==> inputs of run R <==
## top
module top(
     input wire clk, reset,
     input wire start, si,
     output wire [3:0] an,
     output wire [7:0] sseg
    );
==> flow/config.mk <==
export PLATFORM = sky130hd
export DESIGN_NAME = top
export DESIGN_NICKNAME = top
export VERILOG_FILES = /design/flow/design.v
export SDC_FILE = /design/flow/constraint.sdc
export NUM_CORES = 4
export LEC_CHECK = 0
export ABC_AREA = 0
export CAP_MARGIN = 20
export CORE_ASPECT_RATIO = 0.54
export CORE_MARGIN = 2
export CORE_UTILIZATION = 64
export CTS_CLUSTER_DIAMETER = 108
export CTS_CLUSTER_SIZE = 15
export GPL_ROUTABILITY_DRIVEN = 0
export PLACE_DENSITY_LB_ADDON = 0.07
export SLEW_MARGIN = 20
==> flow/constraint.sdc <==
create_clock -name core_clock -period 6.84 [get_ports {clk}]
set_input_delay 1.3680 -clock core_clock [delete_from_list [all_inputs] [get_ports {clk}]]
set_output_delay 1.3680 -clock core_clock [all_outputs]
set_load 0.01 [all_outputs]
run.sh (not shown) runs the stock make flow with config.mk's settings and CLKGATE_MAP_FILE=.
==> run Z (differences from run R) <==
- ABC_AREA: 0 -> 1
- CAP_MARGIN: 20 -> 0
- CORE_ASPECT_RATIO: 0.54 -> default
- CORE_UTILIZATION: 64 -> 72
- CTS_CLUSTER_DIAMETER: 108 -> 400
- CTS_CLUSTER_SIZE: 15 -> 10
- GPL_ROUTABILITY_DRIVEN: 0 -> default
- PLACE_DENSITY_LB_ADDON: 0.07 -> 0.04
- SETUP_SLACK_MARGIN: default -> 0.26
==> flow/constraint.sdc (replaced) <==
create_clock -name core_clock -period 2.9 [get_ports {clk}]
set_input_delay 0.5800 -clock core_clock [delete_from_list [all_inputs] [get_ports {clk}]]
set_output_delay 0.5800 -clock core_clock [all_outputs]
set_load 0.01 [all_outputs]
==> qor summary <==
metric	run R	run Z
Outcome	timing/DRC/antenna clean	timing/DRC/antenna clean
DIE AREA	21000 sq um	19800 sq um
Post-Syn Instances	1492	1943
Number of post-CTS setup repair buffers	0	4
Data buffer area share	0.0169	0.0289
Die height	107 microns	141 microns
Power per standard cell area	201 nW/um^2	531 nW/um^2
Most utilized layer in the global route result	met1	met2
Critical path's largest stage delay	0.66 ns	0.38 ns
Yosys stat cell total	1492	1943
Combinational cell area excluding buffers and inverters	6690 sq um	6870 sq um
Startpoint of the most critical hold path	top_unit.div_unit.d_reg[2]	reset
Simple logic cell fraction of the synthesized area	0.198	0.272
Slew Limit Headroom	0.279	0.560
Post-detailed-placement half-perimeter wirelength	18400 microns	20000 microns
Switching power as a share of total power	0.213	0.251
Cell leakage power	0.00456 uW	0.00583 uW

==> run a <==
top again, from the RTL that the note above started with.
==> flow/design.v (excerpt) <==
module top(
     input wire clk, reset,
     input wire start, si,
     output wire [3:0] an,
     output wire [7:0] sseg
    );
==> flow/config.mk <==
export PLATFORM = sky130hd
export DESIGN_NAME = top
export DESIGN_NICKNAME = top
export VERILOG_FILES = /design/flow/design.v
export SDC_FILE = /design/flow/constraint.sdc
export NUM_CORES = 4
export LEC_CHECK = 0
export ABC_AREA = 1
export CAP_MARGIN = 20
export CORE_MARGIN = 2
export CORE_UTILIZATION = 71
export PLACE_DENSITY_LB_ADDON = 0.17
export SLEW_MARGIN = 20
==> flow/constraint.sdc <==
create_clock -name core_clock -period 4.41 [get_ports {clk}]
set_input_delay 0.8820 -clock core_clock [delete_from_list [all_inputs] [get_ports {clk}]]
set_output_delay 0.8820 -clock core_clock [all_outputs]
set_load 0.01 [all_outputs]
==> inputs of run b, as changes to run a <==
Settings changed: ABC_AREA 1 to not set, CAP_MARGIN 20 to 15, CELL_PAD_IN_SITES_DETAIL_PLACEMENT set to 0, CORE_UTILIZATION 71 to 72, CTS_CLUSTER_SIZE set to 99, MAX_ROUTING_LAYER set to met5, PLACE_DENSITY_LB_ADDON 0.17 to 0.06, SETUP_SLACK_MARGIN set to 0.97.
==> flow/constraint.sdc (replaced) <==
create_clock -name core_clock -period 3.58 [get_ports {clk}]
set_input_delay 0.7160 -clock core_clock [delete_from_list [all_inputs] [get_ports {clk}]]
set_output_delay 0.7160 -clock core_clock [all_outputs]
set_load 0.01 [all_outputs]
==> inputs of run c, as changes to run a <==
Settings changed: ABC_AREA 1 to not set, CORE_UTILIZATION 71 to 41, PLACE_DENSITY_LB_ADDON 0.17 to not set.
==> flow/constraint.sdc (replaced) <==
create_clock -name core_clock -period 5.22 [get_ports {clk}]
set_input_delay 1.0440 -clock core_clock [delete_from_list [all_inputs] [get_ports {clk}]]
set_output_delay 1.0440 -clock core_clock [all_outputs]
set_load 0.01 [all_outputs]
==> insert_results.sql <==
-- physical implementation figures
INSERT INTO impl_metrics (metric_group, metric, value, unit) VALUES
('critical_path', 'critical_path_depth', '9', ''),
('run_status', 'status', 'timing/DRC/antenna clean', ''),
('power', 'power.sequential.fraction', '46.4', '%'),
('final_layout', 'clock_buffers', '39', ''),
('final_timing', 'worst_pin_slew', '875.7', 'ps'),
('final_timing', 'max_clock_freq', '0.2438', 'GHz'),
('global_routing', 'met2_usage', '50.41', '%');
(the above is from run a)
==> insert_results.sql <==
-- physical implementation figures
INSERT INTO impl_metrics (metric_group, metric, value, unit) VALUES
('yosys', 'netlist_instances', '1492', ''),
('final_layout', 'area.share.combinational', '46.86', '%'),
('final_timing', 'max_clock_freq', '0.2342', 'GHz'),
('hold_path', 'min_from', 'seg7_unit.q_reg[0]', ''),
('power', 'power.sequential.fraction', '45.3', '%'),
('run_status', 'status', 'timing/DRC/antenna clean', ''),
('final_layout', 'clock_buffers', '44', ''),
('final_timing', 'worst_pin_slew', '975.0', 'ps');
(the above is from run c)
==> insert_results.sql <==
-- physical implementation figures
INSERT INTO impl_metrics (metric_group, metric, value, unit) VALUES
('power', 'pwr-share-clk', '48.4', '%'),
('run_status', 'status', 'timing/DRC/antenna clean', ''),
('yosys', 'yosysCellCount', '1492', ''),
('detailed_routing', 'ant_nets', '0', ''),
('final_timing', 'max_clock_freq', '0.3136', 'GHz'),
('power', 'power.sequential.fraction', '49.7', '%'),
('final_timing', 'rsz_0062_raised_after_global_routing', 'true', ''),
('global_routing', 'met2_usage', '48.64', '%');
(the above is from run b)
No activity file was given, so power comes from the tool's default toggle rates.
